// axi_dma_controller
module axi_dma_controller #(
    parameter int ADDR_WD = 32,
    parameter int DATA_WD = 32,
    parameter int CHANNEL_COUNT = 8,  
    parameter int MAX_BURST_LEN = 16,  
    localparam int STRB_WD = DATA_WD / 8
) (
    input wire                    clk,
    input wire                    rst,
    input wire                    cmd_valid,
    input wire [ADDR_WD-1:0]      cmd_src_addr,
    input wire [ADDR_WD-1:0]      cmd_dst_addr,
    input wire [1:0]              cmd_burst,
    input wire [ADDR_WD-1:0]      cmd_len,
    input wire [2:0]              cmd_size,
    output wire                   cmd_ready,
    output wire                   M_AXI_ARVALID,
    output wire [ADDR_WD-1:0]     M_AXI_ARADDR,
    output wire [7:0]             M_AXI_ARLEN,
    output wire [2:0]             M_AXI_ARSIZE,
    output wire [1:0]             M_AXI_ARBURST,
    input wire                    M_AXI_ARREADY,
    input wire                    M_AXI_RVALID,
    input wire [DATA_WD-1:0]      M_AXI_RDATA,
    input wire [1:0]              M_AXI_RRESP,
    input wire                    M_AXI_RLAST,
    output wire                   M_AXI_RREADY,
    output wire                   M_AXI_AWVALID,
    output wire [ADDR_WD-1:0]     M_AXI_AWADDR,
    output wire [7:0]             M_AXI_AWLEN,
  ...
Settings: LEC_CHECK=0, CAP_MARGIN=20, CORE_MARGIN=2, CORE_UTILIZATION=69, CTS_CLUSTER_SIZE=32, SETUP_SLACK_MARGIN=1.88, SLEW_MARGIN=20; clock period 6.48 ns.
run.sh (not shown) runs the stock make flow with config.mk's settings and CLKGATE_MAP_FILE=.
The baseline failed in 5_1_grt (GRT-0116).
Next try:
--- a/flow/config.mk
+++ b/flow/config.mk
@@ -10,3 +10 @@
-export CORE_UTILIZATION = 69
-export CTS_CLUSTER_SIZE = 32
-export SETUP_SLACK_MARGIN = 1.88
+export CORE_UTILIZATION = 40
==> flow/constraint.sdc (replaced) <==
create_clock -name core_clock -period 11.7 [get_ports {clk}]
set_input_delay 2.3400 -clock core_clock [delete_from_list [all_inputs] [get_ports {clk}]]
set_output_delay 2.3400 -clock core_clock [all_outputs]
set_load 0.01 [all_outputs]
The new run ran to the end with no violations.
Area after synthesis does not change.
Die size increases by 72%.
Synthesized cell count does not change.
Next try:
--- a/flow/config.mk
+++ b/flow/config.mk
@@ -10 +10 @@
-export CORE_UTILIZATION = 40
+export CORE_UTILIZATION = 57
==> flow/constraint.sdc (replaced) <==
create_clock -name core_clock -period 8.75 [get_ports {clk}]
set_input_delay 1.7500 -clock core_clock [delete_from_list [all_inputs] [get_ports {clk}]]
set_output_delay 1.7500 -clock core_clock [all_outputs]
set_load 0.01 [all_outputs]
Outcome: Now the flow completed, yet does not pass: setup timing; register-to-register slack is worse by 2.0 ns; first-iteration DRC count grows by a quarter to a third; area after synthesis is unchanged; worst setup slack is worse by 2.3 ns; clock skew stays flat; core utilization grows by 25 points; flip-flop count is unchanged.
Next try:
--- a/flow/config.mk
+++ b/flow/config.mk
@@ -10 +10 @@
-export CORE_UTILIZATION = 57
+export CORE_UTILIZATION = 58
==> flow/constraint.sdc (replaced) <==
create_clock -name core_clock -period 6.48 [get_ports {clk}]
set_input_delay 1.2960 -clock core_clock [delete_from_list [all_inputs] [get_ports {clk}]]
set_output_delay 1.2960 -clock core_clock [all_outputs]
set_load 0.01 [all_outputs]
- The new run produced a layout that fails on setup timing
- hold slack stays flat
- area after synthesis stays the same
- routed wire length falls by 1.1%
- die area falls by about 1.7%
- global-route usage rises by 1.1 points
- worst setup slack got worse by 1.8 ns
- clock-buffer cell count falls by 11
Next try:
--- a/flow/config.mk
+++ b/flow/config.mk
@@ -7,0 +8 @@
+export ABC_AREA = 1
@@ -10 +11,3 @@
-export CORE_UTILIZATION = 58
+export CORE_UTILIZATION = 68
+export CTS_CLUSTER_SIZE = 15
+export HOLD_SLACK_MARGIN = 0.28
The new run reached the layout checks and failed them: setup timing.
Cell area increases by a few percent.
Synthesized area went up slightly.
Setup slack is better by 0.87 ns.
Global-route usage increases by 9.6 points.

* * *

Starting RTL as in the previous note.
Settings: LEC_CHECK=0, ABC_AREA=1, CAP_MARGIN=20, CORE_MARGIN=2, CORE_UTILIZATION=72, CTS_CLUSTER_SIZE=15, HOLD_SLACK_MARGIN=0.28, PLACE_DENSITY_LB_ADDON=0.02, SETUP_SLACK_MARGIN=1.89, SLEW_MARGIN=20; clock period 6.48 ns.
The first run did not get past global routing, error GRT-0232.
Next try:
- CORE_UTILIZATION: 72 -> 68
- SETUP_SLACK_MARGIN: 1.89 -> 1.83
- TNS_END_PERCENT: default -> 5
The changed run produced a layout that fails on setup timing.
Synthesized area is unchanged.
Die size goes up by 5.8%.
Synthesized cell count does not change.
Next try:
- CORE_UTILIZATION: 68 -> 70
- CTS_CLUSTER_SIZE: 15 -> default
- HOLD_SLACK_MARGIN: 0.28 -> default
- PLACE_DENSITY_LB_ADDON: 0.02 -> default
- SETUP_SLACK_MARGIN: 1.83 -> -0.17
- TNS_END_PERCENT: 5 -> default
- clock period: 6.48 -> 3.75 ns (I/O delays scaled with it)
With this change the flow never finished: it broke off in global routing with ODB-0269.
Die size falls by a few percent.
Synthesized cell count stays the same.
Area after synthesis stays the same.
Next try:
- ABC_AREA: 1 -> default
- CORE_UTILIZATION: 70 -> 67
- CTS_CLUSTER_SIZE: default -> 25
- SETUP_SLACK_MARGIN: -0.17 -> default
- clock period: 3.75 -> 9.64 ns (I/O delays scaled with it)
After rerunning: This time the run ran to the end with violations: setup timing; synthesized cell count is lower by about 33%; die area rises by about 3%; area after synthesis drops by about 1.5%.
Next try:
- CORE_UTILIZATION: 67 -> 61
- CTS_CLUSTER_SIZE: 25 -> 37
- SETUP_SLACK_MARGIN: default -> 1.83
- clock period: 9.64 -> 6.48 ns (I/O delays scaled with it)
- The new run finished but fails on setup timing
- first-iteration DRC count went down by a quarter to a third
- design area came out higher by a few percent
- critical path depth came out lower by 4
- non-clock buffer count increases by 232
Next try:
- CORE_UTILIZATION: 61 -> 70
- CTS_CLUSTER_SIZE: 37 -> default
- SETUP_SLACK_MARGIN: 1.83 -> default
- clock period: 6.48 -> 11.7 ns (I/O delays scaled with it)
Result:
- The changed run passed the timing, DRC and antenna checks
- via count fell by 2.0%
- cell area is lower by 10%
- cell count shrinks by 12%
- worst setup slack gains 3.9 ns
